### flow/run.sh
#!/bin/bash
# the make line also repeats each setting of config.mk as NAME=value (left out here)
make -C /OpenROAD-flow-scripts/flow DESIGN_CONFIG=/design/flow/config.mk WORK_HOME=/design/flow/orfs CLKGATE_MAP_FILE= finish
### flow/design.v
`timescale 1ns / 1ps
module Register #(parameter [15:0] RESET_VALUE = 16'h0000) (I, E, FunSel, Clock, Reset, Q);
    input wire [15:0] I;
    input wire E;
    input wire [2:0] FunSel;
    input wire Clock;
    input wire Reset;  
    output reg [15:0] Q;
    always @(posedge Clock) begin
        if (~Reset)
            Q <= RESET_VALUE;
        else if(E) begin
            case(FunSel)
                3'b000: Q <= Q - 16'd1;
                3'b001: Q <= Q + 16'd1;
                3'b010: Q <= I;
                3'b011: Q <= 16'b0;
                3'b100: Q <= {8'b0, I[7:0]};
                3'b101: Q[7:0] <= I[7:0];
                3'b110: Q[15:8] <= I[7:0];
                3'b111: Q[15:0] <= { {8{I[7]}}, I[7:0] };
            endcase
        end
    end
endmodule
`timescale 1ns / 1ps
module RegisterFile(I, OutASel, OutBSel, FunSel, RegSel, ScrSel, Clock, Reset, OutA, OutB);
    input wire [15:0] I;
    input wire [2:0] OutASel;
    input wire [2:0] OutBSel;
    input wire [2:0] FunSel;
    input wire [3:0] RegSel;
    input wire [3:0] ScrSel;
    input wire Clock;
    input wire Reset;
    output reg [15:0] OutA;
    output reg [15:0] OutB;
    wire [15:0] R1_Q, R2_Q, R3_Q, R4_Q;
    wire [15:0] S1_Q, S2_Q, S3_Q, S4_Q;
    Register R1(.I(I), .E(~RegSel[3]), .FunSel(FunSel), .Clock(Clock), .Reset(Reset), .Q(R1_Q));
    Register R2(.I(I), .E(~RegSel[2]), .FunSel(FunSel), .Clock(Clock), .Reset(Reset), .Q(R2_Q));
    Register R3(.I(I), .E(~RegSel[1]), .FunSel(FunSel), .Clock(Clock), .Reset(Reset), .Q(R3_Q));
    Register R4(.I(I), .E(~RegSel[0]), .FunSel(FunSel), .Clock(Clock), .Reset(Reset), .Q(R4_Q));
    Register S1(.I(I), .E(~ScrSel[3]), .FunSel(FunSel), .Clock(Clock), .Reset(Reset), .Q(S1_Q));
    Register S2(.I(I), .E(~ScrSel[2]), .FunSel(FunSel), .Clock(Clock), .Reset(Reset), .Q(S2_Q));
    Register S3(.I(I), .E(~ScrSel[1]), .FunSel(FunSel), .Clock(Clock), .Reset(Reset), .Q(S3_Q));
    Register S4(.I(I), .E(~ScrSel[0]), .FunSel(FunSel), .Clock(Clock), .Reset(Reset), .Q(S4_Q));
    always @(*) begin
        case(OutASel)
            3'b000: OutA = R1_Q;
            3'b001: OutA = R2_Q;
            3'b010: OutA = R3_Q;
            3'b011: OutA = R4_Q;
            3'b100: OutA = S1_Q;
            3'b101: OutA = S2_Q;
            3'b110: OutA = S3_Q;
            3'b111: OutA = S4_Q;
        endcase
        case(OutBSel)
            3'b000: OutB = R1_Q;
            3'b001: OutB = R2_Q;
            3'b010: OutB = R3_Q;
            3'b011: OutB = R4_Q;
            3'b100: OutB = S1_Q;
            3'b101: OutB = S2_Q;
            3'b110: OutB = S3_Q;
            3'b111: OutB = S4_Q;
        endcase
    end
endmodule
`timescale 1ns / 1ps
module AddressRegisterFile(I, OutCSel, OutDSel, FunSel, RegSel, Clock, Reset, OutC, OutD);
    input wire [15:0] I;
    input wire [1:0] OutCSel;
    input wire [1:0] OutDSel;
    input wire [2:0] FunSel;
    input wire [2:0] RegSel;
    input Clock;
    input Reset;
    output reg [15:0] OutC;
    output reg [15:0] OutD;
    wire [15:0] PC_Q, AR_Q, SP_Q;
    Register #(.RESET_VALUE(16'd0))   PC(.I(I), .E(~RegSel[2]), .FunSel(FunSel), .Clock(Clock), .Reset(Reset), .Q(PC_Q));
    Register #(.RESET_VALUE(16'd0))   AR(.I(I), .E(~RegSel[1]), .FunSel(FunSel), .Clock(Clock), .Reset(Reset), .Q(AR_Q));
    Register #(.RESET_VALUE(16'd255)) SP(.I(I), .E(~RegSel[0]), .FunSel(FunSel), .Clock(Clock), .Reset(Reset), .Q(SP_Q));
    always @(*) begin
        case(OutCSel)
            2'b00: OutC = PC_Q;
            2'b01: OutC = PC_Q;
            2'b10: OutC = AR_Q;
            2'b11: OutC = SP_Q;
        endcase
        case(OutDSel)
            2'b00: OutD = PC_Q;
            2'b01: OutD = PC_Q;
            2'b10: OutD = AR_Q;
            2'b11: OutD = SP_Q;
        endcase
    end
endmodule
`timescale 1ns / 1ps
module InstructionRegister(I, Write, LH, Clock, Reset, IROut, IRNext);
    input wire [7:0] I;
    input wire Write;
    input wire LH;
    input wire Clock;
    input wire Reset;
    output reg [15:0] IROut;
    output reg [15:0] IRNext;  
    always @(*) begin
        IRNext = IROut;
        if(Write) begin
            case(LH)
                1'b0: IRNext[7:0] = I;
                1'b1: IRNext[15:8] = I;
            endcase
        end
        if (~Reset)
            IRNext = 16'b0;
    end
    always @(posedge Clock) begin
        IROut <= IRNext;
    end
endmodule
`timescale 1ns / 1ps
module ArithmeticLogicUnit(A, B, FunSel, WF, Clock, Reset, ALUOut, FlagsOut, FlagsNext);
    input wire [15:0] A;
    input wire [15:0] B;
    input wire [4:0] FunSel;
    input wire WF;
    input wire Clock;
    input wire Reset;
    output reg [15:0] ALUOut;
    output reg [3:0] FlagsOut;  
    output reg [3:0] FlagsNext;  
    reg Z, C, N, O;
    reg [15:0] comp;  
    always @(*) begin
        C = 1'b0;
        N = 1'b0;
        O = 1'b0;
        comp = ~B;
        ALUOut = 16'b0;
        case(FunSel)
            5'b00000: ALUOut = {8'b0, A[7:0]};
            5'b00001: ALUOut = {8'b0, B[7:0]};
            5'b00010: ALUOut = {8'b0, ~A[7:0]};
            5'b00011: ALUOut = {8'b0, ~B[7:0]};
            5'b00100:  begin  
                ALUOut = 16'b0;
                {C, ALUOut[7:0]} = A[7:0] + B[7:0];
                    if ((~A[7] == ALUOut[7]) && (~B[7] == ALUOut[7]))
                       O = 1;
                   else
                       O = 0;
            end
            5'b00101:  begin  
                ALUOut = 16'b0;
                {C, ALUOut[7:0]} = A[7:0] + B[7:0] + FlagsOut[2];
                    if ((~A[7] == ALUOut[7]) && (~B[7] == ALUOut[7]))
                       O = 1;
                   else
                       O = 0;
            end
            5'b00110: begin  
                ALUOut = 16'b0;
                {C, ALUOut[7:0]} = A[7:0] + comp[7:0] + 1;
                if ((~A[7] == ALUOut[7]) && (B[7] == ALUOut[7]))
                    O = 1;
                else
                    O = 0;
            end
            5'b00111: ALUOut = {8'b0, A[7:0] & B[7:0]};
            5'b01000: ALUOut = {8'b0, A[7:0] | B[7:0]};
            5'b01001: ALUOut = {8'b0, A[7:0] ^ B[7:0]};
            5'b01010: ALUOut = {8'b0, ~(A[7:0] & B[7:0])};
            5'b01011: begin  
                ALUOut = {8'b0, A[6:0], 1'b0};
                C = A[7];
            end
            5'b01100: begin  
                ALUOut = {8'b0, 1'b0, A[7:1]};
                C = A[0];
            end
            5'b01101: begin  
                ALUOut = {8'b0, A[7], A[7:1]};
                C = A[0];
            end
            5'b01110: begin  
                C = A[7];
                ALUOut = {8'b0, A[6:0], FlagsOut[2]};
            end
            5'b01111: begin  
                C = A[0];
                ALUOut = {8'b0, FlagsOut[2], A[7:1]};
            end
            5'b10000: ALUOut = A;
            5'b10001: ALUOut = B;
            5'b10010: ALUOut = ~A;
            5'b10011: ALUOut = ~B;
            5'b10100: begin  
                {C, ALUOut} = A + B;
                if ((~A[15] == ALUOut[15]) && (~B[15] == ALUOut[15]))
                    O = 1;
                else
                    O = 0;
            end
            5'b10101: begin  
                {C, ALUOut} = A + B + FlagsOut[2];
                if ((~A[15] == ALUOut[15]) && (~B[15] == ALUOut[15]))
                    O = 1;
                else
                    O = 0;
            end
            5'b10110: begin  
                {C, ALUOut} = A + comp + 1;
                if ((~A[15] == ALUOut[15]) && (B[15] == ALUOut[15]))
                    O = 1;
                else
                    O = 0;
            end
            5'b10111: ALUOut = A & B;
            5'b11000: ALUOut = A | B;
            5'b11001: ALUOut = A ^ B;
            5'b11010: ALUOut = ~(A & B);
            5'b11011: begin  
                ALUOut = {A[14:0], 1'b0};
                C = A[15];
            end
            5'b11100: begin  
                ALUOut = {1'b0, A[15:1]};
                C = A[0];
            end
            5'b11101: begin  
                ALUOut = {A[15], A[15:1]};
                C = A[0];
            end
            5'b11110: begin  
                C = A[15];
                ALUOut = {A[14:0], FlagsOut[2]};
            end
            5'b11111: begin  
                C = A[0];
                ALUOut = {FlagsOut[2], A[15:1]};
            end
        endcase
        if ((FunSel[4] && ALUOut == 16'b0) || (~FunSel[4] && ALUOut[7:0] == 8'b0))
            Z = 1;
        else
            Z = 0;
        if ((FunSel != 5'b01101) && (FunSel != 5'b11101)) begin
            if ((FunSel[4] && ALUOut[15]) || (~FunSel[4] && ALUOut[7]))
                N = 1;
            else
                N = 0;
        end
    end
    always @(*) begin
        FlagsNext = FlagsOut;
        if(WF) begin
            case (FunSel[3:0])
                4'b0100: begin
                    FlagsNext[0] = O;
                    FlagsNext[2] = C;
                end
                4'b0101: begin
                    FlagsNext[0] = O;
                    FlagsNext[2] = C;
                end
                4'b0110: begin
                    FlagsNext[0] = O;
                    FlagsNext[2] = C;
                end
                4'b1011: FlagsNext[2] = C;
                4'b1100: FlagsNext[2] = C;
                4'b1101: FlagsNext[2] = C;
                4'b1110: FlagsNext[2] = C;
                4'b1111: FlagsNext[2] = C;
                default: ;
            endcase
            if ((FunSel != 5'b01101) && (FunSel != 5'b11101))
                FlagsNext[1] = N;
            FlagsNext[3] = Z;
        end
        if (~Reset)
            FlagsNext = 4'b0;
    end
    always @(posedge Clock) begin
        FlagsOut <= FlagsNext;
    end
endmodule
`timescale 1ns / 1ps
module ArithmeticLogicUnitSystem(
    RF_OutASel, RF_OutBSel, RF_FunSel, RF_RegSel, RF_ScrSel, ALU_FunSel, ALU_WF, ARF_OutCSel,
    ARF_OutDSel, ARF_FunSel, ARF_RegSel, IR_LH, IR_Write, Mem_WR, Mem_CS, MuxASel, MuxBSel, MuxCSel, Clock,
    Reset, MemData, Address, MuxCOut, IRNext, FlagsNext
    );
    input wire [2:0] RF_OutASel, RF_OutBSel, RF_FunSel;
    input wire [3:0] RF_RegSel, RF_ScrSel;
    input wire [4:0] ALU_FunSel;
    input wire ALU_WF;
    input wire [1:0] ARF_OutCSel, ARF_OutDSel;
    input wire [2:0] ARF_FunSel, ARF_RegSel;
    input wire IR_LH, IR_Write;
    input wire Mem_WR, Mem_CS;
    input wire [1:0] MuxASel, MuxBSel;
    input wire MuxCSel;
    input wire Clock;
    input wire Reset;
    input wire [7:0] MemData;
    output wire [15:0] Address;
    output reg [7:0] MuxCOut;
    output wire [15:0] IRNext;
    output wire [3:0] FlagsNext;
    reg [15:0] MuxAOut, MuxBOut;
    wire [15:0] OutA, OutB, OutC;
    wire [15:0] ALUOut;
    wire [15:0] IRFull;
    wire [7:0] IROut;
    wire [3:0] FlagsOut;
    wire [7:0] MemOut;
    assign MemOut = (~Mem_WR && ~Mem_CS) ? MemData : 8'h00;
    assign IROut = IRFull[7:0];
    RegisterFile RF(.I(MuxAOut), .OutASel(RF_OutASel), .OutBSel(RF_OutBSel), .FunSel(RF_FunSel),
        .RegSel(RF_RegSel), .ScrSel(RF_ScrSel), .Clock(Clock), .Reset(Reset), .OutA(OutA), .OutB(OutB));
    AddressRegisterFile ARF(.I(MuxBOut), .OutCSel(ARF_OutCSel), .OutDSel(ARF_OutDSel), .FunSel(ARF_FunSel),
        .RegSel(ARF_RegSel), .Clock(Clock), .Reset(Reset), .OutC(OutC), .OutD(Address));
    InstructionRegister IR(.I(MemOut), .Write(IR_Write), .LH(IR_LH), .Clock(Clock), .Reset(Reset),
        .IROut(IRFull), .IRNext(IRNext));
    ArithmeticLogicUnit ALU(.A(OutA), .B(OutB), .FunSel(ALU_FunSel), .WF(ALU_WF), .Clock(Clock), .Reset(Reset),
        .ALUOut(ALUOut), .FlagsOut(FlagsOut), .FlagsNext(FlagsNext));
    always @(*) begin
        case(MuxASel)
            2'b00: MuxAOut = ALUOut;
            2'b01: MuxAOut = OutC;
            2'b10: MuxAOut = {8'b0, MemOut};
            2'b11: MuxAOut = {8'b0, IROut};
        endcase
        case(MuxBSel)
            2'b00: MuxBOut = ALUOut;
            2'b01: MuxBOut = OutC;
            2'b10: MuxBOut = {8'b0, MemOut};
            2'b11: MuxBOut = {8'b0, IROut};
        endcase
        case(MuxCSel)
            1'b0: MuxCOut = ALUOut[7:0];
            1'b1: MuxCOut = ALUOut[15:8];
        endcase
    end
endmodule
`timescale 1ns / 1ps
module CPUSystem(Clock, Reset, T, Mem_Address, Mem_WData, Mem_RData, Mem_Read, Mem_Write);
    input wire Clock;
    input wire Reset;
    output wire [7:0] T;
    output wire [15:0] Mem_Address;
    output wire [7:0] Mem_WData;
    input wire [7:0] Mem_RData;
    output wire Mem_Read;
    output wire Mem_Write;
    reg [2:0] RF_OutASel, RF_OutBSel, RF_FunSel;
    reg [3:0] RF_RegSel, RF_ScrSel;
    reg [4:0] ALU_FunSel;
    reg ALU_WF;
    reg [1:0] ARF_OutCSel, ARF_OutDSel;
    reg [2:0] ARF_FunSel, ARF_RegSel;
    reg IR_LH, IR_Write;
    reg Mem_WR, Mem_CS;
    reg [1:0] MuxASel, MuxBSel;
    reg MuxCSel;
    reg [5:0] D;
    reg [1:0] RSEL;
    reg S;
    reg [2:0] DSTREG, SREG1, SREG2;
    reg [7:0] _T;
    reg [7:0] T_n;
    reg [2:0] q_RF_OutASel, q_RF_OutBSel, q_RF_FunSel;
    reg [3:0] q_RF_RegSel, q_RF_ScrSel;
    reg [4:0] q_ALU_FunSel;
    reg q_ALU_WF;
    reg [1:0] q_ARF_OutCSel, q_ARF_OutDSel;
    reg [2:0] q_ARF_FunSel, q_ARF_RegSel;
    reg q_IR_LH, q_IR_Write;
    reg q_Mem_WR, q_Mem_CS;
    reg [1:0] q_MuxASel, q_MuxBSel;
    reg q_MuxCSel;
    reg [5:0] q_D;
    reg [1:0] q_RSEL;
    reg q_S;
    reg [2:0] q_DSTREG, q_SREG1, q_SREG2;
    reg [7:0] q_T;
    reg [7:0] q_Tout;
    wire [15:0] IRNext;
    wire [3:0] FlagsNext;
    ArithmeticLogicUnitSystem _ALUSystem(.RF_OutASel(q_RF_OutASel), .RF_OutBSel(q_RF_OutBSel), .RF_FunSel(q_RF_FunSel),
        .RF_RegSel(q_RF_RegSel), .RF_ScrSel(q_RF_ScrSel), .ALU_FunSel(q_ALU_FunSel), .ALU_WF(q_ALU_WF), .ARF_OutCSel(q_ARF_OutCSel),
        .ARF_OutDSel(q_ARF_OutDSel), .ARF_FunSel(q_ARF_FunSel), .ARF_RegSel(q_ARF_RegSel), .IR_LH(q_IR_LH), .IR_Write(q_IR_Write),
        .Mem_WR(q_Mem_WR), .Mem_CS(q_Mem_CS), .MuxASel(q_MuxASel), .MuxBSel(q_MuxBSel), .MuxCSel(q_MuxCSel), .Clock(Clock),
        .Reset(Reset), .MemData(Mem_RData), .Address(Mem_Address), .MuxCOut(Mem_WData), .IRNext(IRNext), .FlagsNext(FlagsNext)
    );
    assign T = q_Tout;
    assign Mem_Read = ~q_Mem_CS & ~q_Mem_WR;
    assign Mem_Write = ~q_Mem_CS & q_Mem_WR;
    always @(posedge Clock) begin
        q_RF_OutASel <= RF_OutASel; q_RF_OutBSel <= RF_OutBSel; q_RF_FunSel <= RF_FunSel;
        q_RF_RegSel <= RF_RegSel; q_RF_ScrSel <= RF_ScrSel;
        q_ALU_FunSel <= ALU_FunSel; q_ALU_WF <= ALU_WF;
        q_ARF_OutCSel <= ARF_OutCSel; q_ARF_OutDSel <= ARF_OutDSel;
        q_ARF_FunSel <= ARF_FunSel; q_ARF_RegSel <= ARF_RegSel;
        q_IR_LH <= IR_LH; q_IR_Write <= IR_Write;
        q_Mem_WR <= Mem_WR; q_Mem_CS <= Mem_CS;
        q_MuxASel <= MuxASel; q_MuxBSel <= MuxBSel; q_MuxCSel <= MuxCSel;
        q_D <= D; q_RSEL <= RSEL; q_S <= S;
        q_DSTREG <= DSTREG; q_SREG1 <= SREG1; q_SREG2 <= SREG2;
        q_T <= _T; q_Tout <= T_n;
    end
    always @(*) begin
        RF_OutASel = q_RF_OutASel; RF_OutBSel = q_RF_OutBSel; RF_FunSel = q_RF_FunSel;
        RF_RegSel = q_RF_RegSel; RF_ScrSel = q_RF_ScrSel;
        ALU_FunSel = q_ALU_FunSel; ALU_WF = q_ALU_WF;
        ARF_OutCSel = q_ARF_OutCSel; ARF_OutDSel = q_ARF_OutDSel;
        ARF_FunSel = q_ARF_FunSel; ARF_RegSel = q_ARF_RegSel;
        IR_LH = q_IR_LH; IR_Write = q_IR_Write;
        Mem_WR = q_Mem_WR; Mem_CS = q_Mem_CS;
        MuxASel = q_MuxASel; MuxBSel = q_MuxBSel; MuxCSel = q_MuxCSel;
        D = q_D; RSEL = q_RSEL; S = q_S;
        DSTREG = q_DSTREG; SREG1 = q_SREG1; SREG2 = q_SREG2;
        _T = q_T; T_n = q_Tout;
        if (~Reset) begin
            RF_OutASel = 3'b0; RF_OutBSel = 3'b0; RF_FunSel = 3'b0;
            ALU_FunSel = 5'b0; ALU_WF = 1'b0;
            ARF_OutCSel = 2'b0; ARF_OutDSel = 2'b0; ARF_FunSel = 3'b0;
            IR_LH = 1'b0; Mem_WR = 1'b0;
            MuxASel = 2'b0; MuxBSel = 2'b0; MuxCSel = 1'b0;
            D = 6'b0; RSEL = 2'b0; S = 1'b0;
            DSTREG = 3'b0; SREG1 = 3'b0; SREG2 = 3'b0;
            T_n = 8'd0;
            _T = 8'd1;
            IR_Write = 1'b0;
            Mem_CS = 1'b1;
            resetSel();
        end
        else begin
            case (_T)
                8'd1: begin
                    T_n = _T;
                    RF_RegSel = 4'b1111;
                    RF_ScrSel = 4'b1111;
                    Mem_CS = 1'b0;
                    Mem_WR = 1'b0;
                    IR_Write = 1'b1;
                    IR_LH = 1'b0;
                    ARF_OutDSel = 2'b00;
                    ARF_RegSel = 3'b011;
                    ARF_FunSel = 3'b001;
                    _T = 8'd2;
                end
                8'd2: begin
                    T_n = _T;
                    IR_LH = 1'b1;
                    _T = 8'd4;
                end
                8'd4: begin
                    T_n = _T;
                    IR_Write = 1'b0;
                    resetSel();
                    decode(IRNext);
                    case (D)
                        6'h00: branch_1();
                        6'h01: begin
                            if (~FlagsNext[3])
                                branch_1();
                            else _T =  8'd1;
                        end
                        6'h02: begin
                            if (FlagsNext[3])
                                branch_1();
                            else _T =  8'd1;
                        end
                        6'h03: begin
                            inc_dec_sp(1'b0);
                            _T = 8'd8;
                        end
                        6'h04: push_1();
                        6'h05: inc_dec_1();
                        6'h06: inc_dec_1();
                        6'h07: one_sreg_1();
                        6'h08: one_sreg_1();
                        6'h09: one_sreg_1();
                        6'h0A: one_sreg_1();
                        6'h0B: one_sreg_1();
                        6'h0C: two_sreg_1();
                        6'h0D: two_sreg_1();
                        6'h0E: one_sreg_1();
                        6'h0F: two_sreg_1();
                        6'h10: two_sreg_1();
                        6'h11: mov(1'b1);
                        6'h12: ldr_1();
                        6'h13: str_1();
                        6'h14: mov(1'b0);
                        6'h15: two_sreg_1();
                        6'h16: two_sreg_1();
                        6'h17: two_sreg_1();
                        6'h18: one_sreg_1();
                        6'h19: two_sreg_1();
                        6'h1A: two_sreg_1();
                        6'h1B: two_sreg_1();
                        6'h1C: two_sreg_1();
                        6'h1D: two_sreg_1();
                        6'h1E: branch_1();
                        6'h1F: begin
                            inc_dec_sp(1'b0);
                            _T = 8'd8;
                        end
                        6'h20: ldrim();
                        6'h21: strim_1();
                    endcase
                end
                8'd8: begin
                    T_n = _T;
                    resetSel();
                    case (D)
                        6'h00: branch_2();
                        6'h01: branch_2();
                        6'h02: branch_2();
                        6'h03: pop_1();
                        6'h04: push_2();
                        6'h05: inc_dec_2(3'b001);
                        6'h06: inc_dec_2(3'b000);
                        6'h07: one_sreg_2(5'b11011, 1'b0);
                        6'h08: one_sreg_2(5'b11100, 1'b0);
                        6'h09: one_sreg_2(5'b11101, 1'b0);
                        6'h0A: one_sreg_2(5'b11110, 1'b0);
                        6'h0B: one_sreg_2(5'b11111, 1'b0);
                        6'h0C: two_sreg_2();
                        6'h0D: two_sreg_2();
                        6'h0E: one_sreg_2(5'b10010, 1'b0);
                        6'h0F: two_sreg_2();
                        6'h10: two_sreg_2();
                        6'h12: ldr_2();
                        6'h13: str_2();
                        6'h15: two_sreg_2();
                        6'h16: two_sreg_2();
                        6'h17: two_sreg_2();
                        6'h18: one_sreg_2(5'b10000, S);
                        6'h19: two_sreg_2();
                        6'h1A: two_sreg_2();
                        6'h1B: two_sreg_2();
                        6'h1C: two_sreg_2();
                        6'h1D: two_sreg_2();
                        6'h1E: bx_1();
                        6'h1F: bl_1();
                        6'h21: strim_2();
                    endcase
                end
                8'd16: begin
                    T_n = _T;
                    resetSel();
                    case (D)
                        6'h00: branch_3();
                        6'h01: branch_3();
                        6'h02: branch_3();
                        6'h03: pop_2();
                        6'h0C: two_sreg_3(5'b10111, 1'b0);
                        6'h0D: two_sreg_3(5'b11000, 1'b0);
                        6'h0F: two_sreg_3(5'b11001, 1'b0);
                        6'h10: two_sreg_3(5'b11010, 1'b0);
                        6'h15: two_sreg_3(5'b10100, 1'b0);
                        6'h16: two_sreg_3(5'b10101, 1'b0);
                        6'h17: two_sreg_3(5'b10110, 1'b0);
                        6'h19: two_sreg_3(5'b10100, S);
                        6'h1A: two_sreg_3(5'b10110, S);
                        6'h1B: two_sreg_3(5'b10111, S);
                        6'h1C: two_sreg_3(5'b11000, S);
                        6'h1D: two_sreg_3(5'b11001, S);
                        6'h1E: bx_2();
                        6'h1F: bl_2();
                        6'h21: strim_3();
                    endcase
                end
                8'd32: begin
                    T_n = _T;
                    resetSel();
                    case (D)
                        6'h1E: bx_3();
                        6'h1F: bl_3();
                        6'h21: strim_4();
                    endcase
                end
                 8'd64: begin
                    T_n = _T;
                    resetSel();
                    case (D)
                        6'h21: begin
                            strim_5();
                        end
                    endcase
                end
                default: resetSel();
            endcase
        end
    end
    task decode (input [15:0] IR);
    begin
        D = IR[15:10];
        RSEL = IR[9:8];
        S = IR[9];
        DSTREG = IR[8:6];
        SREG1 = IR[5:3];
        SREG2 = IR[2:0];
    end
    endtask
    task resetSel ();
    begin
        Mem_CS = 1'b1;
        ARF_RegSel = 3'b111;
        RF_RegSel = 4'b1111;
        RF_ScrSel = 4'b1111;
    end
    endtask
    task branch_1 ();
    begin
        ARF_OutCSel = 2'b00;  
        MuxASel = 2'b01;  
        RF_ScrSel = 4'b0111;  
        RF_FunSel = 3'b010;
        _T = 8'd8;
        end
    endtask
    task branch_2 ();
    begin
        MuxASel = 2'b11;  
        RF_ScrSel = 4'b1011;  
        RF_FunSel = 3'b111;
        _T = 8'd16;
    end
    endtask
    task branch_3 ();
    begin
        RF_OutASel = 3'b100;  
        RF_OutBSel = 3'b101;  
        MuxBSel = 2'b00;
        ARF_RegSel = 3'b011;  
        ARF_FunSel = 3'b010;
        ALU_FunSel = 5'b10100;
        ALU_WF = 1'b0;
        _T = 8'd1;
    end
    endtask
    task inc_dec_sp (input id);
    begin
        ARF_RegSel = 3'b110;  
        ARF_FunSel = id ? 3'b000 : 3'b001;
    end
    endtask
    task  pop_1 ();
    begin
        Mem_CS = 1'b0;
        Mem_WR = 1'b0;  
        ARF_OutDSel = 2'b11;  
        MuxASel = 2'b10;  
        case (RSEL)
            2'b00: RF_RegSel = 4'b0111;  
            2'b01: RF_RegSel = 4'b1011;  
            2'b10: RF_RegSel = 4'b1101;  
            2'b11: RF_RegSel = 4'b1110;  
        endcase
        RF_FunSel = 3'b100;
        inc_dec_sp(1'b0);
        _T = 8'd16;
    end
    endtask
    task pop_2 ();
    begin
        Mem_CS = 1'b0;
        Mem_WR = 1'b0;  
        ARF_OutDSel = 2'b11;  
        MuxASel = 2'b10;  
        case (RSEL)
            2'b00: RF_RegSel = 4'b0111;  
            2'b01: RF_RegSel = 4'b1011;  
            2'b10: RF_RegSel = 4'b1101;  
            2'b11: RF_RegSel = 4'b1110;  
        endcase
        RF_FunSel = 3'b110;
        _T = 8'd1;
    end
    endtask
    task push_1 ();
    begin
        Mem_CS = 1'b0;
        Mem_WR = 1'b1;  
        ARF_OutDSel = 2'b11;  
        RF_OutASel = {1'b0, RSEL};
        MuxCSel = 1'b1;  
        ALU_FunSel = 5'b10000;
        ALU_WF = 1'b0;
        inc_dec_sp(1'b1);
        _T = 8'd8;
    end
    endtask
    task push_2 ();
    begin
        Mem_CS = 1'b0;
        Mem_WR = 1'b1;  
        ARF_OutDSel = 2'b11;  
        RF_OutASel = {1'b0, RSEL};
        MuxCSel = 1'b0;  
        ALU_FunSel = 5'b10000;
        ALU_WF = 1'b0;
        inc_dec_sp(1'b1);
        _T = 8'd1;
    end
    endtask
    task inc_dec_1 ();
    begin
        if (DSTREG[2]) begin
            case (DSTREG)
                3'b100: RF_RegSel = 4'b0111;  
                3'b101: RF_RegSel = 4'b1011;  
                3'b110: RF_RegSel = 4'b1101;  
                3'b111: RF_RegSel = 4'b1110;  
            endcase
            RF_FunSel = 3'b010;
        end
        else begin
            case (DSTREG)
                3'b000: ARF_RegSel = 3'b011;  
                3'b001: ARF_RegSel = 3'b011;  
                3'b010: ARF_RegSel = 3'b110;  
                3'b011: ARF_RegSel = 3'b101;  
            endcase
            ARF_FunSel = 3'b010;
        end
        if (SREG1[2]) begin
            RF_OutASel = {1'b0, SREG1[1:0]};
            ALU_FunSel = 5'b10000;
            ALU_WF = 1'b0;
            if (DSTREG[2])
                MuxASel = 2'b00;  
            else
                MuxBSel = 2'b00;  
        end
        else begin
            case (SREG1)
                3'b000: ARF_OutCSel = 2'b00;  
                3'b001: ARF_OutCSel = 2'b00;  
                3'b010: ARF_OutCSel = 2'b11;  
                3'b011: ARF_OutCSel = 2'b10;  
            endcase
            if (DSTREG[2])
                MuxASel = 2'b01;  
            else
                MuxBSel = 2'b01;  
        end
        _T = 8'd8;
    end
    endtask
    task inc_dec_2 (input [2:0] opcode);
    begin
        if (DSTREG[2]) begin
            case (DSTREG)
                3'b100: RF_RegSel = 4'b0111;  
                3'b101: RF_RegSel = 4'b1011;  
                3'b110: RF_RegSel = 4'b1101;  
                3'b111: RF_RegSel = 4'b1110;  
            endcase
            RF_FunSel = opcode;
        end
        else begin
            case (DSTREG)
                3'b000: ARF_RegSel = 3'b011;  
                3'b001: ARF_RegSel = 3'b011;  
                3'b010: ARF_RegSel = 3'b110;  
                3'b011: ARF_RegSel = 3'b101;  
            endcase
            ARF_FunSel = opcode;
        end
        _T = 8'd1;
    end
    endtask
    task one_sreg_1 ();
    begin
        if (~SREG1[2]) begin
            case (SREG1)
                3'b000: ARF_OutCSel = 2'b00;  
                3'b001: ARF_OutCSel = 2'b00;  
                3'b010: ARF_OutCSel = 2'b11;  
                3'b011: ARF_OutCSel = 2'b10;  
            endcase
            RF_ScrSel = 4'b0111;  
            MuxASel = 2'b01;  
            RF_FunSel = 3'b010;
        end
        _T = 8'd8;
    end
    endtask
    task one_sreg_2 (input [4:0] opcode, input s);
    begin
        if (SREG1[2])
            RF_OutASel = {1'b0, SREG1[1:0]};
        else
            RF_OutASel = 3'b100;  
        if (DSTREG[2]) begin
            case (DSTREG)
                3'b100: RF_RegSel = 4'b0111;  
                3'b101: RF_RegSel = 4'b1011;  
                3'b110: RF_RegSel = 4'b1101;  
                3'b111: RF_RegSel = 4'b1110;  
            endcase
            RF_FunSel = 3'b010;
            MuxASel = 2'b00;  
        end
        else begin
            case (DSTREG)
                3'b000: ARF_RegSel = 3'b011;  
                3'b001: ARF_RegSel = 3'b011;  
                3'b010: ARF_RegSel = 3'b110;  
                3'b011: ARF_RegSel = 3'b101;  
            endcase
            ARF_FunSel = 3'b010;
            MuxBSel = 2'b00;  
        end
        ALU_FunSel = opcode;
        ALU_WF = s;
        _T = 8'd1;
    end
    endtask
    task two_sreg_1 ();
    begin
        if (~SREG1[2]) begin
            case (SREG1)
                3'b000: ARF_OutCSel = 2'b00;  
                3'b001: ARF_OutCSel = 2'b00;  
                3'b010: ARF_OutCSel = 2'b11;  
                3'b011: ARF_OutCSel = 2'b10;  
            endcase
            RF_ScrSel = 4'b0111;  
            MuxASel = 2'b01;  
            RF_FunSel = 3'b010;
        end
        _T = 8'd8;
    end
    endtask
    task two_sreg_2 ();
    begin
       if (~SREG2[2]) begin
            case (SREG2)
                3'b000: ARF_OutCSel = 2'b00;  
                3'b001: ARF_OutCSel = 2'b00;  
                3'b010: ARF_OutCSel = 2'b11;  
                3'b011: ARF_OutCSel = 2'b10;  
            endcase
            RF_ScrSel = 4'b1011;  
            MuxASel = 2'b01;  
            RF_FunSel = 3'b010;
        end
        _T = 8'd16;
    end
    endtask
    task two_sreg_3 (input [4:0] opcode, input s);
    begin
        if (SREG1[2]) 
            RF_OutASel = {1'b0, SREG1[1:0]};
        else
            RF_OutASel = 3'b100;  
        if (SREG2[2])
            RF_OutBSel = {1'b0, SREG2[1:0]};
        else
            RF_OutBSel = 3'b101;  
        if (DSTREG[2]) begin
            case (DSTREG)
                3'b100: RF_RegSel = 4'b0111;  
                3'b101: RF_RegSel = 4'b1011;  
                3'b110: RF_RegSel = 4'b1101;  
                3'b111: RF_RegSel = 4'b1110;  
            endcase
            RF_FunSel = 3'b010;
            MuxASel = 2'b00;  
        end
        else begin
            case (DSTREG)
                3'b000: ARF_RegSel = 3'b011;  
                3'b001: ARF_RegSel = 3'b011;  
                3'b010: ARF_RegSel = 3'b110;  
                3'b011: ARF_RegSel = 3'b101;  
            endcase
            ARF_FunSel = 3'b010;
            MuxBSel = 2'b00;  
        end
        ALU_FunSel = opcode;
        ALU_WF = s;
        _T = 8'd1;
    end
    endtask
    task mov (input lh);
    begin
        case(RSEL)
            2'b00: RF_RegSel = 4'b0111;  
            2'b01: RF_RegSel = 4'b1011;  
            2'b10: RF_RegSel = 4'b1101;  
            2'b11: RF_RegSel = 4'b1110;  
        endcase
        RF_FunSel = lh ? 3'b110 : 3'b101;
        MuxASel = 2'b11;  
        _T = 8'd1;
    end
    endtask
    task ldr_1 ();
    begin
        Mem_CS = 1'b0;
        Mem_WR = 1'b0;  
        ARF_OutDSel = 2'b10;  
        MuxASel = 2'b10;  
        case (RSEL)
            2'b00: RF_RegSel = 4'b0111;  
            2'b01: RF_RegSel = 4'b1011;  
            2'b10: RF_RegSel = 4'b1101;  
            2'b11: RF_RegSel = 4'b1110;  
        endcase
        RF_FunSel = 3'b100;
        inc_dec_sp(1'b0);
        _T = 8'd8;
    end
    endtask
    task ldr_2 ();
    begin
        Mem_CS = 1'b0;
        Mem_WR = 1'b0;  
        ARF_OutDSel = 2'b10;  
        MuxASel = 2'b10;  
        case (RSEL)
            2'b00: RF_RegSel = 4'b0111;  
            2'b01: RF_RegSel = 4'b1011;  
            2'b10: RF_RegSel = 4'b1101;  
            2'b11: RF_RegSel = 4'b1110;  
        endcase
        RF_FunSel = 3'b110;
        inc_dec_sp(1'b1);
        _T = 8'd1;
    end
    endtask
    task str_1 ();
    begin
        Mem_CS = 1'b0;
        Mem_WR = 1'b1;  
        ARF_OutDSel = 2'b10;  
        RF_OutASel = {1'b0, RSEL};
        MuxCSel = 1'b0;  
        ALU_FunSel = 5'b10000;
        ALU_WF = 1'b0;
        inc_dec_sp(1'b0);
        _T = 8'd8;
    end
    endtask
    task str_2 ();
    begin
        Mem_CS = 1'b0;
        Mem_WR = 1'b1;  
        ARF_OutDSel = 2'b10;  
        RF_OutASel = {1'b0, RSEL};
        MuxCSel = 1'b1;  
        ALU_FunSel = 5'b10000;
        ALU_WF = 1'b0;
        inc_dec_sp(1'b1);
        _T = 8'd1;
    end
    endtask
    task bx_1 ();
    begin
        Mem_CS = 1'b0;
        Mem_WR = 1'b1;  
        ARF_OutDSel = 2'b11;  
        RF_OutASel = 3'b100;  
        MuxCSel = 1'b1;  
        ALU_FunSel = 5'b10000;
        ALU_WF = 1'b0;
        inc_dec_sp(1'b1);
        _T = 8'd16;
    end
    endtask
    task bx_2 ();
    begin
        Mem_CS = 1'b0;
        Mem_WR = 1'b1;  
        ARF_OutDSel = 2'b11;  
        RF_OutASel = 3'b100;  
        MuxCSel = 1'b0;  
        ALU_FunSel = 5'b10000;
        ALU_WF = 1'b0;
        inc_dec_sp(1'b1);
        _T = 8'd32;
    end
    endtask
    task bx_3 ();
    begin
        ARF_RegSel = 3'b011;  
        ARF_FunSel = 3'b010;
        RF_OutASel = {1'b0, RSEL};
        MuxBSel = 2'b00;  
        ALU_FunSel = 5'b10000;
        ALU_WF = 1'b0;
        _T = 8'd1;
    end
    endtask
    task bl_1 ();
    begin
        Mem_CS = 1'b0;
        Mem_WR = 1'b0;  
        ARF_OutDSel = 2'b11;  
        MuxBSel = 2'b10;  
        RF_ScrSel = 4'b0111;  
        RF_FunSel = 3'b100;
        inc_dec_sp(1'b0);
        _T = 8'd16;
    end
    endtask
    task bl_2 ();
    begin
        Mem_CS = 1'b0;
        Mem_WR = 1'b0;  
        ARF_OutDSel = 2'b11;  
        MuxBSel = 2'b10;  
        RF_ScrSel = 4'b0111;  
        RF_FunSel = 3'b110;
        _T = 8'd32;
    end
    endtask
    task bl_3 ();
    begin
        ARF_RegSel = 3'b011;  
        ARF_FunSel = 3'b010;
        RF_OutASel = 3'b100;  
        MuxBSel = 2'b00;  
        ALU_FunSel = 5'b10000;
        ALU_WF = 1'b0;
        _T = 8'd1;
    end
    endtask
    task ldrim ();
    begin
        case (RSEL)
            2'b00: RF_RegSel = 4'b0111;  
            2'b01: RF_RegSel = 4'b1011;  
            2'b10: RF_RegSel = 4'b1101;  
            2'b11: RF_RegSel = 4'b1110;  
        endcase
        RF_FunSel = 3'b100;
        MuxASel = 2'b11;  
        _T = 8'd1;
    end
    endtask
    task strim_1 ();
    begin
        RF_ScrSel = 4'b0111;  
        RF_FunSel = 3'b010;
        ARF_OutCSel = 2'b10;  
        MuxASel = 2'b01;  
        _T = 8'd8;
    end
    endtask
    task strim_2 ();
    begin
        RF_ScrSel = 4'b1011;  
        RF_FunSel = 3'b010;
        MuxASel = 2'b11;  
        _T = 8'd16;
    end
    endtask
    task strim_3 ();
    begin
        RF_OutASel = 3'b100;  
        RF_OutBSel = 3'b101;  
        ALU_FunSel = 5'b10100;
        ALU_WF = 1'b0;
        ARF_RegSel = 3'b101;  
        ARF_FunSel = 3'b010;
        MuxBSel = 2'b00;  
        _T = 8'd32;
    end
    endtask
    task strim_4 ();
    begin
        Mem_CS = 1'b0;
        Mem_WR = 1'b1;  
        ARF_OutDSel = 2'b10;  
        RF_OutASel = {1'b0, RSEL};
        MuxCSel = 1'b0;  
        ALU_FunSel = 5'b10000;
        ALU_WF = 1'b0;
        ARF_RegSel = 3'b101;  
        ARF_FunSel = 3'b001;
        _T = 8'd64;
    end
    endtask
    task strim_5 ();
    begin
        Mem_CS = 1'b0;
        Mem_WR = 1'b1;  
        ARF_OutDSel = 2'b10;  
        RF_OutASel = {1'b0, RSEL};
        MuxCSel = 1'b1;  
        ALU_FunSel = 5'b10000;
        ALU_WF = 1'b0;
        ARF_RegSel = 3'b101;  
        ARF_FunSel = 3'b001;
        _T = 8'd1;
    end
    endtask
endmodule
### flow/constraint.sdc
create_clock -name core_clock -period 4.38 [get_ports {Clock}]
set_input_delay 0.8760 -clock core_clock [delete_from_list [all_inputs] [get_ports {Clock}]]
set_output_delay 0.8760 -clock core_clock [all_outputs]
set_load 0.01 [all_outputs]
### flow/config.mk
export PLATFORM = sky130hd
export DESIGN_NAME = CPUSystem
export DESIGN_NICKNAME = CPUSystem
export VERILOG_FILES = /design/flow/design.v
export SDC_FILE = /design/flow/constraint.sdc
export NUM_CORES = 4
export LEC_CHECK = 0
export ABC_AREA = 1
export CAP_MARGIN = 20
export CORE_MARGIN = 2
export CORE_UTILIZATION = 69
export CTS_CLUSTER_DIAMETER = 172
export SLEW_MARGIN = 20
==> results.cfg, run 1 <==
; generated from flow reports
[status]
status = stopped before the end
failing_step = global routing
error_line = [ERROR GRT-0232] Routing congestion too high. Check the congestion heatmap in the GUI.

[logic_synthesis]
synth-seq-cells = 237
yosys.area_share.xor_xnor_pct = 1.38
synthAoiAreaFrac_pct = 25.0
fp_nets = 4362
synth.distinct_cells = 68
yosysTopAreaCell = dfxtp_1
edf_count = 0
netlist_top_cells_area = dfxtp_1 20%, nand2_1 14%, inv_1 9.3%
avgSynthCellArea_um2 = 5.65
yosys_area_um2 = 24200
ys_sh_mux_pct = 0.331
syn_inst = 4282
yosys_most_used_dff = dfxtp_1
synth.cellmix.simpleShare_pct = 37.2
yosys-top-cells-count = 923 x nand2_1, 599 x inv_1, 560 x nor2_1, 395 x o21ai_0, 351 x nand3_1
ys_cells = 4282
ys_sh_adder_pct = 3.68
most_common_cell = nand2_1
yosysWarnings = 9
ys_seq_share_pct = 19.6
syn_area_um2 = 24200
synthTopLogicFamily = simple AND/OR/NAND/NOR gates
synthArstFlopShare_pct = 0
yosysTopAreaCellShare_pct = 19.6

[placement]
gp_congestion = 1.14
hpwl_mm = 74.5
post-place-ws_ns = -0.718
portBuffers = 42
placed_cells = 5069

[floorplan]
die_x_um = 191
initCoreUtil_pct = 70.0
die_h_um = 191
dieArea_um2 = 36600
row_count = 68
core_um2 = 34500
ios = 44

[clocking]
h-tree-depth = 1
clock_path_buffers = 3
cts.hold.buffers_added = 0
clkSinkCount = 237
root_buffer = clkbuf_16
cts_buffers = 29

[grt]
grt_overflow = 19
gr-usage-all-layers_pct = 74.9
## metrics by stage
step | TNS [ns] | instance area, µm²
4_1_cts | -11.66 | 29700
3_5_place_dp | -9.94 | 28000
3_3_place_gp | -6.57 | 28000
2_1_floorplan | 0 | 24200
## repair_timing
action / 4_1_cts
pin swaps: 55
cloned: 0
buffers inserted: 27
gates resized: 201
setup endpoints to repair: 66
## per-layer routing
layer	GRT usage, %	overflow
met1	78.2	5
met3	58.6	0
met4	69.7	3
met2	89.9	11
met5	31.6	0
==> run 2, diff against run 1 <==
Settings changed: ABC_AREA 1 to default, CORE_UTILIZATION 69 to 67.
Clock period 4.38 ns to 7.09 ns, I/O delays scaled along.
==> run 2 against run 1 <==
Compared with the run above: the run now finishes clean; die size increased by 3.3%; synthesized cell count decreased by 16%; synthesized area increased by 0.34%.
==> results.cfg, run 2 <==
; yosys + openroad results
[clocking]
cts_buffers = 28
cts.hold.buffers_added = 0
cts.clk_slew.worst_paths_ns = 0.06
clkLatencyLatePin_ns = 0.59
clock_path_buffers = 3
h-tree-depth = 1
clkSinkCount = 237
root_buffer = clkbuf_16
cts_tree = done

[logic_synthesis]
yosysTopAreaCell = dfxtp_1
syn_area_um2 = 24300
synthAoiAreaFrac_pct = 33.8
yosys-top-cells-count = 408 x nand2_1, 325 x nor2_1, 311 x a21oi_1, 295 x o21ai_0, 280 x clkbuf_1
netlist_top_cells_area = dfxtp_1 20%, a21oi_1 6.4%, nand2_1 6.3%
ys_cells = 3582
yosysTopAreaCellShare_pct = 19.6
syn_inst = 3582
yosysWarnings = 9
synth.cellmix.simpleShare_pct = 27.2
fp_nets = 3662
ys_sh_adder_pct = 3.67
synth-seq-cells = 237
most_common_cell = nand2_1
yosys_area_um2 = 24300
avgSynthCellArea_um2 = 6.77
ys_seq_share_pct = 19.6
synthArstFlopShare_pct = 0
edf_count = 0
synth.distinct_cells = 109
yosys_most_used_dff = dfxtp_1
synthTopLogicFamily = AND-OR/OR-AND gates
ys_sh_mux_pct = 3.61
yosys.area_share.xor_xnor_pct = 4.40

[pwr]
swShare_pct = 42.0
power_leakage_nw = 9.41
p_sw_w = 0.00235
pg_comb_w = 0.00242
p_clk_w = 0.00155
combinationalPowerShare_pct = 43.2
p_per_area_nw_per_um2 = 218
seq_power_share_pct = 29.1
intPower_w = 0.00325
p_seq_w = 0.00163
maxPowerGroup = combinational cells
irDropWorstVdd_mv = 0.255
power_frac_clock_pct = 27.7

[sta]
fin_skew_ns = 0.0291
fin_tns_setup_ns = 0
min_period_ns = 6.92
hold_violations = 0
grt_setup_unrepaired = yes
fin_crit_sh_pct = 97.6
worst_slew_pin_slew_ns = 1.17
whs_ns = 0.464
setup_ws_ns = 0.173
timing_max_transition_violations_final = 0
finalSetupViolCount = 0
fmax_ghz = 0.145
slew_headroom_pct = 21.7

[critical_path]
path_cells = buf_4 -> nor4_2 -> a2111oi_1 -> nor2_1 -> inv_1 -> ha_2 -> xor2_1 -> o2111ai_1 -> nor4_2 -> nand3_1 -> or3_1 -> o211a_1 -> nor4_4 -> mux2i_1 -> clkdlybuf4s50_1
crit_fanout = 18
cp.required_ns = 5.67
endpoint_kind = output pin
rr_startpoint = q_RF_OutASel[0]
worstPathArrival_ns = 5.50
cp.depth = 15
slowest_delay_ns = 0.50
critPathBufInv = 3
slowest_stage = clkdlybuf4s50_1
r2r-end = _ALUSystem.RF.S1.Q[14]
path_delay_family = simple AND/OR/NAND/NOR gates
cp-start-kind = flip-flop
critical_path_class = reg2out
crit_top_cell = nor4_2
rr_worst_depth = 19
worstSetupEndpoint = Mem_WData[5]
rrSetupSlack_ns = 0.92
startpoint = q_RF_OutASel[0]

[floorplan]
ios = 44
die_h_um = 194
die_x_um = 194
row_count = 69
core_um2 = 35700
initCoreUtil_pct = 68.1
dieArea_um2 = 37800

[status]
status = no timing/DRC/antenna violations

[detailed_routing]
routedWlPerCell_um = 24.9
first_pass_iters = 10
vias = 29500
drc_errors = 0
vias_per_cell = 7.61
drt_iter0_drc = 5128
wl_mm = 96.5
antenna_left = 0

[min_path]
worstHoldStart = q_Tout[1]
hold_end = q_Tout[1]
hp-class = reg2reg
hold_depth = 2

[placement]
portBuffers = 42
post-place-ws_ns = 0.296
gp_congestion = 1.05
hpwl_mm = 68.5
placed_cell_area_um2 = 24400

[final_layout]
fin_area_um2 = 25600
area_delta_synth_final_pct = 5.68
final_nets = 3468
n_fill_cell = 2944
register_area_um2 = 4770
logic_area_um2 = 17800

[grt]
grt_first_pass_wirelength_mm = 148
grt_overflow = 0
antenna_found_initial = 1
gr-usage-all-layers_pct = 48.4
grt_pass1_vias = 26600
grt_max_degree = 96

[run]
drv_cap = 0
warnings = 70
[run 2: metrics by stage]
step           power (W)  util (%)  std cells
2_1_floorplan    0.00328         -       3582
3_3_place_gp     0.00384      68.4       3809
3_5_place_dp     0.00392      68.4       3810
4_1_cts          0.00544      71.2       3862
5_1_grt          0.00581      71.9       3871
6_report         0.00560      71.9       3872
[run 2: area by class of cell]
cell class | instances | area share, %
multi-input combinational | 2879 | 69.6
timing repair buffer | 128 | 4.16
sequential | 237 | 18.6
clock inverter | 12 | 0.610
antenna | 1 | 0.00976
clock buffer | 40 | 3.14
tap | 461 | 2.25
inverter | 114 | 1.67
[run 2: timing repair]
action | 4_1_cts | 5_1_grt
buffers inserted | 0 | 9
setup endpoints to repair | 6 | 7
gates resized | 11 | 36
pin swaps | 0 | 2
[run 2: metal layers]
layer / wire [µm] / GRT usage [%] / vias to the layer above
li1: - / - / 12800
met1: 33700 / 59.1 / 13400
met2: 41100 / 75.1 / 2595
met3: 13500 / 12.4 / 642
met4: 8130 / 32.6 / 0
met5: 0 / 0 / -
==> run 3, diff against run 2 <==
Settings changed: CORE_UTILIZATION 67 to 71, CTS_CLUSTER_DIAMETER 172 to default, SETUP_SLACK_MARGIN from default to -0.5.
Clock period 7.09 ns to 5.64 ns, I/O delays scaled along.
==> run 3 against run 2 <==
Compared with the run above: via count rose by 4.1%; clock skew fell by 0.0021 ns; cell area rose by 5.8%; clock power rose by 31%; non-clock buffer count rose by 180; synthesized cell count did not move; first-iteration DRC count rose by 21%; clock-buffer cell count fell by 4; sequential power rose by 25%; now fails the layout checks on setup timing; flip-flop count did not move; global-route usage rose by 4.3 points; final cell count rose by 4.3%.
==> results.cfg, run 3 <==
; yosys + openroad results
[sta]
min_period_ns = 6.26
fmax_ghz = 0.160
hold_violations = 0
grt_setup_unrepaired = yes
finalSetupViolCount = 29
fin_skew_ns = 0.0269
fin_crit_sh_pct = 111
setup_ws_ns = -0.624
worst_slew_pin_slew_ns = 1.22
timing_max_transition_violations_final = 0
slew_headroom_pct = 18.9

[clocking]
cts_buffers = 28
cts_tree = done
clkSinkCount = 237
root_buffer = clkbuf_16
clock_path_buffers = 3
clkLatencyLatePin_ns = 0.60
h-tree-depth = 1
cts.clk_slew.worst_paths_ns = 0.06

[critical_path]
cp.required_ns = 4.51
endpoint_kind = output pin
cp.depth = 16
slowest_delay_ns = 0.55
path_delay_family = simple AND/OR/NAND/NOR gates
r2r-end = _ALUSystem.RF.S1.Q[15]
critical_path_class = reg2out
worstPathArrival_ns = 5.14
cp-start-kind = flip-flop
rr_worst_depth = 23
crit_fanout = 13
critPathBufInv = 3
startpoint = q_RF_OutASel[2]
path_cells = nand2b_1 -> o311ai_1 -> a21oi_2 -> or2_2 -> inv_1 -> ha_1 -> a211oi_4 -> buf_4 -> nor3_1 -> nor4_2 -> nand3_1 -> or3_1 -> or2_0 -> o211a_1 -> a21oi_1 -> clkdlybuf4s50_1
rr_startpoint = q_RF_OutASel[2]
worstSetupEndpoint = Mem_WData[3]
slowest_stage = clkdlybuf4s50_1
rrSetupSlack_ns = -0.32

[status]
status = finished with violations
so_faults = setup timing

[pwr]
p_sw_w = 0.00305
irDropWorstVdd_mv = 0.330
intPower_w = 0.00432
seq_power_share_pct = 27.6
combinationalPowerShare_pct = 44.8
p_per_area_nw_per_um2 = 271
power_leakage_nw = 10.4
power_frac_clock_pct = 27.6
swShare_pct = 41.4
p_seq_w = 0.00203
maxPowerGroup = combinational cells
p_clk_w = 0.00203
pg_comb_w = 0.00330

[detailed_routing]
vias = 30700
vias_per_cell = 7.60
drt_iter0_drc = 6228
first_pass_iters = 14
n_antenna_cell = 0
antenna_left = 0
wl_mm = 99.0
drc_errors = 0
routedWlPerCell_um = 24.5

[min_path]
hold_end = q_Tout[1]
worstHoldStart = q_Tout[1]
hp-class = reg2reg
hold_depth = 2

[logic_synthesis]
synthArstFlopShare_pct = 0
most_common_cell = nand2_1
avgSynthCellArea_um2 = 6.77
yosysTopAreaCell = dfxtp_1
ys_sh_adder_pct = 3.67
yosys-top-cells-count = 408 x nand2_1, 325 x nor2_1, 311 x a21oi_1, 295 x o21ai_0, 280 x clkbuf_1
edf_count = 0
syn_inst = 3582
syn_area_um2 = 24300
fp_nets = 3662
yosys_area_um2 = 24300
synth.cellmix.simpleShare_pct = 27.2
yosys.area_share.xor_xnor_pct = 4.40
synth.distinct_cells = 109
ys_cells = 3582
yosysTopAreaCellShare_pct = 19.6
synthTopLogicFamily = AND-OR/OR-AND gates
yosysWarnings = 9
yosys_most_used_dff = dfxtp_1
synth-seq-cells = 237
ys_sh_mux_pct = 3.61
ys_seq_share_pct = 19.6
synthAoiAreaFrac_pct = 33.8
netlist_top_cells_area = dfxtp_1 20%, a21oi_1 6.4%, nand2_1 6.3%

[floorplan]
core_um2 = 33600
die_x_um = 189
ios = 44
die_h_um = 189
row_count = 67
initCoreUtil_pct = 72.2
dieArea_um2 = 35700

[grt]
grt_overflow = 0
grt_first_pass_wirelength_mm = 151
grt_pass1_vias = 27900
gr-usage-all-layers_pct = 52.7
grt_max_degree = 79
antenna_found_initial = 2

[placement]
portBuffers = 42
hpwl_mm = 70.0
gp_congestion = 1.11
post-place-ws_ns = -0.272

[run]
drv_cap = 0
warnings = 70

[final_layout]
final_core_util_pct = 80.7
area_delta_synth_final_pct = 11.8
n_fill_cell = 2422
final_nets = 3648
[run 3: stage by stage]
stage	hold slack [ns]	std cells	area (µm²)	power, W	TNS [ns]
2_1_floorplan	0.433	3582	24300	0.00412	0
3_3_place_gp	0.444	3977	25800	0.00502	-0.343
3_5_place_dp	0.450	3977	25800	0.00512	-0.612
4_1_cts	0.460	4029	26900	0.00712	-3.37
5_1_grt	0.485	4037	27100	0.00761	-11.79
6_report	0.457	4037	27100	0.00737	-7.47
[run 3: area by class of cell]
| class | count | area [µm²] | share of cell area (%) |
|---|---|---|---|
| clock buffers | 36 | 822 | 3.03 |
| clock inverters | 15 | 191 | 0.705 |
| inverters | 114 | 429 | 1.58 |
| multi-input cells | 2879 | 17900 | 66.0 |
| flip-flops and latches | 237 | 4770 | 17.6 |
| well taps | 448 | 561 | 2.07 |
| repair buffers | 308 | 2440 | 9.01 |
[run 3: timing repair]
| item | in CTS | in global routing |
|---|---|---|
| gates resized | 27 | 40 |
| cloned | 0 | 0 |
| pin swaps | 1 | 9 |
| endpoints found under the setup margin | 7 | 9 |
| hold buffers | 0 | 0 |
| buffers inserted | 4 | 8 |
[run 3: layer usage]
layer,track usage (%),wire [µm],part of all wire (%),vias up
met5,0.137,24,0.024,-
met4,38.3,9440,9.5,4
met3,16.8,15100,15,812
met2,79.5,41100,42,2905
met1,63.1,33300,34,13800
li1,-,-,-,13200
==> run 4, diff against run 3 <==
Settings changed: CORE_UTILIZATION 71 to 72, CTS_CLUSTER_DIAMETER from default to 47, CTS_CLUSTER_SIZE from default to 31, PLACE_DENSITY_LB_ADDON from default to 0.01, SETUP_SLACK_MARGIN -0.5 to 2.67.
Clock period 5.64 ns to 13.3 ns, I/O delays scaled along.
==> run 4 against run 3 <==
Compared with the run above: the run now finishes clean; clock skew grew 0.0030 ns; final cell count decreased by 5.3%; combinational power is 61% lower; global-route usage about the same; synthesized cell count stayed put; register-to-register slack improved by 6.3 ns; worst hold slack got worse by 0.00060 ns; critical path type unchanged; critical endpoint is now Mem_WData[7].
==> results.cfg, run 4 <==
; yosys + openroad results
[final_layout]
register_area_um2 = 4750
area_delta_synth_final_pct = 4.73
final_nets = 3428
logic_area_um2 = 17700
n_fill_cell = 2508
final_core_util_pct = 76.2

[clocking]
cts_tree = done
cts_setup_buffers = 0
cts_buffers = 35
clkSinkCount = 237
h-tree-depth = 2
clock_path_buffers = 3
cts.hold.buffers_added = 0
cts_resized = 0
clkLatencyLatePin_ns = 0.60
cts.clk_slew.worst_paths_ns = 0.07
root_buffer = clkbuf_16

[logic_synthesis]
ys_sh_adder_pct = 3.67
synth.cellmix.simpleShare_pct = 27.2
ys_cells = 3582
avgSynthCellArea_um2 = 6.77
synthAoiAreaFrac_pct = 33.8
netlist_top_cells_area = dfxtp_1 20%, a21oi_1 6.4%, nand2_1 6.3%
yosysTopAreaCell = dfxtp_1
yosys-top-cells-count = 408 x nand2_1, 325 x nor2_1, 311 x a21oi_1, 295 x o21ai_0, 280 x clkbuf_1
synthArstFlopShare_pct = 0
yosysTopAreaCellShare_pct = 19.6
fp_nets = 3662
edf_count = 0
syn_inst = 3582
yosys_most_used_dff = dfxtp_1
syn_area_um2 = 24300
synth-seq-cells = 237
most_common_cell = nand2_1
ys_sh_mux_pct = 3.61
yosys_area_um2 = 24300
synth.distinct_cells = 109
ys_seq_share_pct = 19.6
yosys.area_share.xor_xnor_pct = 4.40
yosysWarnings = 9
synthTopLogicFamily = AND-OR/OR-AND gates

[critical_path]
cp.required_ns = 10.64
crit_fanout = 44
slowest_stage = dfxtp_2
cp-start-kind = flip-flop
critPathBufInv = 3
path_delay_family = AND-OR/OR-AND gates
slowest_delay_ns = 0.95
r2r-end = _ALUSystem.RF.S1.Q[14]
critical_path_class = reg2out
rr_startpoint = q_RF_OutASel[2]
worstSetupEndpoint = Mem_WData[7]
startpoint = q_RF_OutASel[2]
endpoint_kind = output pin
rr_worst_depth = 18
cp.depth = 16
rrSetupSlack_ns = 6.00
worstPathArrival_ns = 6.65
path_cells = nor2b_1 -> a221oi_1 -> o22ai_1 -> inv_1 -> ha_1 -> inv_1 -> a21oi_1 -> nand4_1 -> a31o_1 -> a311oi_2 -> or3_1 -> a21oi_1 -> or4_1 -> a21oi_2 -> mux2i_1 -> clkdlybuf4s50_1

[detailed_routing]
drt_iter0_drc = 6014
antenna_left = 0
routedWlPerCell_um = 25.5
wl_mm = 97.7
vias = 29800
first_pass_iters = 11
vias_per_cell = 7.78
drc_errors = 0

[grt]
grt_max_degree = 94
grt_overflow = 0
gr-usage-all-layers_pct = 52.7
grt_pass1_vias = 27100
grt_first_pass_wirelength_mm = 149
antenna_found_initial = 4

[floorplan]
die_h_um = 188
dieArea_um2 = 35200
ios = 44
row_count = 67
initCoreUtil_pct = 72.7
die_x_um = 188
core_um2 = 33400

[pwr]
seq_power_share_pct = 27.2
irDropWorstVdd_mv = 0.163
p_clk_w = 0.00105
pg_comb_w = 0.00128
swShare_pct = 42.0
intPower_w = 0.00186
power_leakage_nw = 9.29
p_sw_w = 0.00134
p_per_area_nw_per_um2 = 126
combinationalPowerShare_pct = 40.0
total_power_w = 0.00320
power_frac_clock_pct = 32.8
p_seq_w = 0.000869
maxPowerGroup = combinational cells

[sta]
fin_crit_sh_pct = 70.0
grt_setup_unrepaired = no
whs_ns = 0.457
hold_violations = 0
fin_tns_setup_ns = 0
slew_headroom_pct = 21.9
finalSetupViolCount = 0
setup_ws_ns = 3.99
fmax_ghz = 0.107
worst_slew_pin_slew_ns = 1.16
fin_skew_ns = 0.0299
min_period_ns = 9.31
timing_max_transition_violations_final = 0

[placement]
portBuffers = 42
gp_congestion = 1.06
post-place-ws_ns = 4.85
hpwl_mm = 67.0

[min_path]
hp-class = reg2reg
worstHoldStart = q_Tout[1]
hold_depth = 2
hold_end = q_Tout[1]

[run]
drv_cap = 0
warnings = 67

[status]
status = no timing/DRC/antenna violations
## run 4: per-stage QoR
stage | cells | instance area [µm²]
floorplan | 3582 | 24300
global placement | 3759 | 24100
detailed placement | 3759 | 24100
CTS | 3823 | 25400
global route | 3823 | 25400
finish | 3825 | 25400
## run 4: layout make-up
class | instances | share of cell area, %
clock inverters | 25 | 1.37
well taps | 448 | 2.21
clock buffers | 39 | 3.71
flip-flops and latches | 237 | 18.7
diodes | 2 | 0.0197
repair buffers | 81 | 2.80
multi-input cells | 2879 | 69.5
inverters | 114 | 1.69
## run 4: layer usage
layer,track usage [%],wire length [µm],vias up
met2,79.1,40700,2845
met5,0.549,13,-
met4,38.0,8980,2
met1,63.1,33000,13400
li1,-,-,12700
met3,17.2,15000,810
==> run 5, diff against run 4 <==
Settings changed: ABC_AREA from default to 1, CAP_MARGIN 20 to 10, CELL_PAD_IN_SITES_DETAIL_PLACEMENT from default to 0, CELL_PAD_IN_SITES_GLOBAL_PLACEMENT from default to 0, CORE_ASPECT_RATIO from default to 0.82, CORE_UTILIZATION 72 to 70, CTS_CLUSTER_DIAMETER 47 to default, CTS_CLUSTER_SIZE 31 to default, GPL_ROUTABILITY_DRIVEN from default to 1, MAX_ROUTING_LAYER from default to met5, MIN_ROUTING_LAYER from default to met1, PLACE_DENSITY_LB_ADDON 0.01 to default, SETUP_SLACK_MARGIN 2.67 to default, SLEW_MARGIN 20 to 30.
Clock period 13.3 ns to 2.79 ns, I/O delays scaled along.
==> run 5 against run 4 <==
Compared with the run above: the flow now stops in global routing; synthesized area shrank 0.34%; die size grew 2.5%; synthesized cell count rose by 20%.
==> results.cfg, run 5 <==
; generated from flow reports
[logic_synthesis]
synthArstFlopShare_pct = 0
yosys-top-cells-count = 923 x nand2_1, 599 x inv_1, 560 x nor2_1, 395 x o21ai_0, 351 x nand3_1
syn_area_um2 = 24200
netlist_top_cells_area = dfxtp_1 20%, nand2_1 14%, inv_1 9.3%
yosys.area_share.xor_xnor_pct = 1.38
avgSynthCellArea_um2 = 5.65
yosys_area_um2 = 24200
synthTopLogicFamily = simple AND/OR/NAND/NOR gates
yosys_most_used_dff = dfxtp_1
most_common_cell = nand2_1
synth.distinct_cells = 68
ys_cells = 4282
ys_seq_share_pct = 19.6
ys_sh_mux_pct = 0.331
synthAoiAreaFrac_pct = 25.0
yosysTopAreaCellShare_pct = 19.6
synth-seq-cells = 237
yosysWarnings = 9
edf_count = 0
synth.cellmix.simpleShare_pct = 37.2
yosysTopAreaCell = dfxtp_1
ys_sh_adder_pct = 3.68
fp_nets = 4362
syn_inst = 4282

[floorplan]
row_count = 61
dieArea_um2 = 36100
core_um2 = 34000
ios = 44
die_h_um = 172
initCoreUtil_pct = 71.2
die_x_um = 209

[grt]
grt_overflow = 1130
gr-usage-all-layers_pct = 93.5

[clocking]
clkSinkCount = 237
cts.hold.buffers_added = 0
root_buffer = clkbuf_16
clock_path_buffers = 3
h-tree-depth = 1
cts_buffers = 27

[placement]
hpwl_mm = 82.6
portBuffers = 42
placed_cell_area_um2 = 30400
gp_congestion = 1.20
placed_cells = 5310
post-place-ws_ns = -1.67

[status]
status = stopped before the end
error_line = [ERROR GRT-0116] Global routing finished with congestion. Check the congestion regions in the DRC Viewer.
failing_step = global routing
run 5: layer usage:
layer,overflow,global-route usage [%]
met5,13,65.5
met4,316,101
met3,53,80.8
met2,700,109
met1,48,88.8
run 5: through the flow:
stage,util [%],setup TNS (ns)
2_1_floorplan,-,-90.47
3_3_place_gp,89.4,-188.96
3_5_place_dp,89.4,-221.25
4_1_cts,95.8,-204.24
run 5: what timing repair did:
item                                   4_1_cts
endpoints found under the hold margin        0
pin swaps                                   64
resized                                    261
setup buffers                               55
gates cloned                                 0
setup endpoints to repair                  195
==> run 6, diff against run 5 <==
Settings changed: ABC_AREA 1 to 0, CORE_UTILIZATION 70 to 67, CTS_CLUSTER_SIZE from default to 58.
Clock period 2.79 ns to 2.32 ns, I/O delays scaled along.
==> run 6 against run 5 <==
Compared with the run above: the run again fails in global routing; synthesized area rose by 0.34%; die size rose by 4.7%; synthesized cell count fell by 16%.
==> results.cfg, run 6 <==
; generated from flow reports
[grt]
gr-usage-all-layers_pct = 94.1
grt_overflow = 626

[floorplan]
die_h_um = 176
initCoreUtil_pct = 67.5
core_um2 = 35900
row_count = 63
die_x_um = 214
dieArea_um2 = 37800
ios = 44

[logic_synthesis]
yosysTopAreaCell = dfxtp_1
yosys.area_share.xor_xnor_pct = 4.40
synthAoiAreaFrac_pct = 33.8
most_common_cell = nand2_1
avgSynthCellArea_um2 = 6.77
synthArstFlopShare_pct = 0
fp_nets = 3662
synth.cellmix.simpleShare_pct = 27.2
synthTopLogicFamily = AND-OR/OR-AND gates
syn_inst = 3582
syn_area_um2 = 24300
ys_sh_adder_pct = 3.67
yosysWarnings = 9
netlist_top_cells_area = dfxtp_1 20%, a21oi_1 6.4%, nand2_1 6.3%
ys_sh_mux_pct = 3.61
synth.distinct_cells = 109
ys_seq_share_pct = 19.6
yosys_most_used_dff = dfxtp_1
yosys-top-cells-count = 408 x nand2_1, 325 x nor2_1, 311 x a21oi_1, 295 x o21ai_0, 280 x clkbuf_1
yosysTopAreaCellShare_pct = 19.6
yosys_area_um2 = 24300
synth-seq-cells = 237
ys_cells = 3582
edf_count = 0

[status]
error_line = [ERROR GRT-0116] Global routing finished with congestion. Check the congestion regions in the DRC Viewer.
failing_step = global routing
status = stopped before the end

[placement]
placed_cell_area_um2 = 32000
gp_congestion = 1.17
placed_cells = 4730
portBuffers = 42
hpwl_mm = 88.2

[clocking]
root_buffer = clkbuf_16
h-tree-depth = 1
cts.hold.buffers_added = 0
clock_path_buffers = 3
clkSinkCount = 237
cts_buffers = 27
## run 6: repair_timing
action / CTS
pin swaps: 90
endpoints found under the setup margin: 221
resized: 266
cloned: 0
buffers inserted: 40
## run 6: per-stage QoR
| stage | hold WS, ns | power [W] | setup slack [ns] | TNS [ns] |
|---|---|---|---|---|
| floorplan | 0.433 | 0.0103 | -2.27 | -260.41 |
| detailed placement | 0.466 | 0.0146 | -3.09 | -427.86 |
| global placement | 0.445 | 0.0142 | -2.92 | -394.41 |
| CTS | 0.195 | 0.0202 | -2.79 | -388.92 |
## run 6: metal layers
layer	global-route usage, %	GRT overflow
met5	70.9	8
met2	102	287
met1	92.6	50
met3	86.8	54
met4	98.1	227
Power figures rest on the tool's default switching activity, not on a simulated workload.
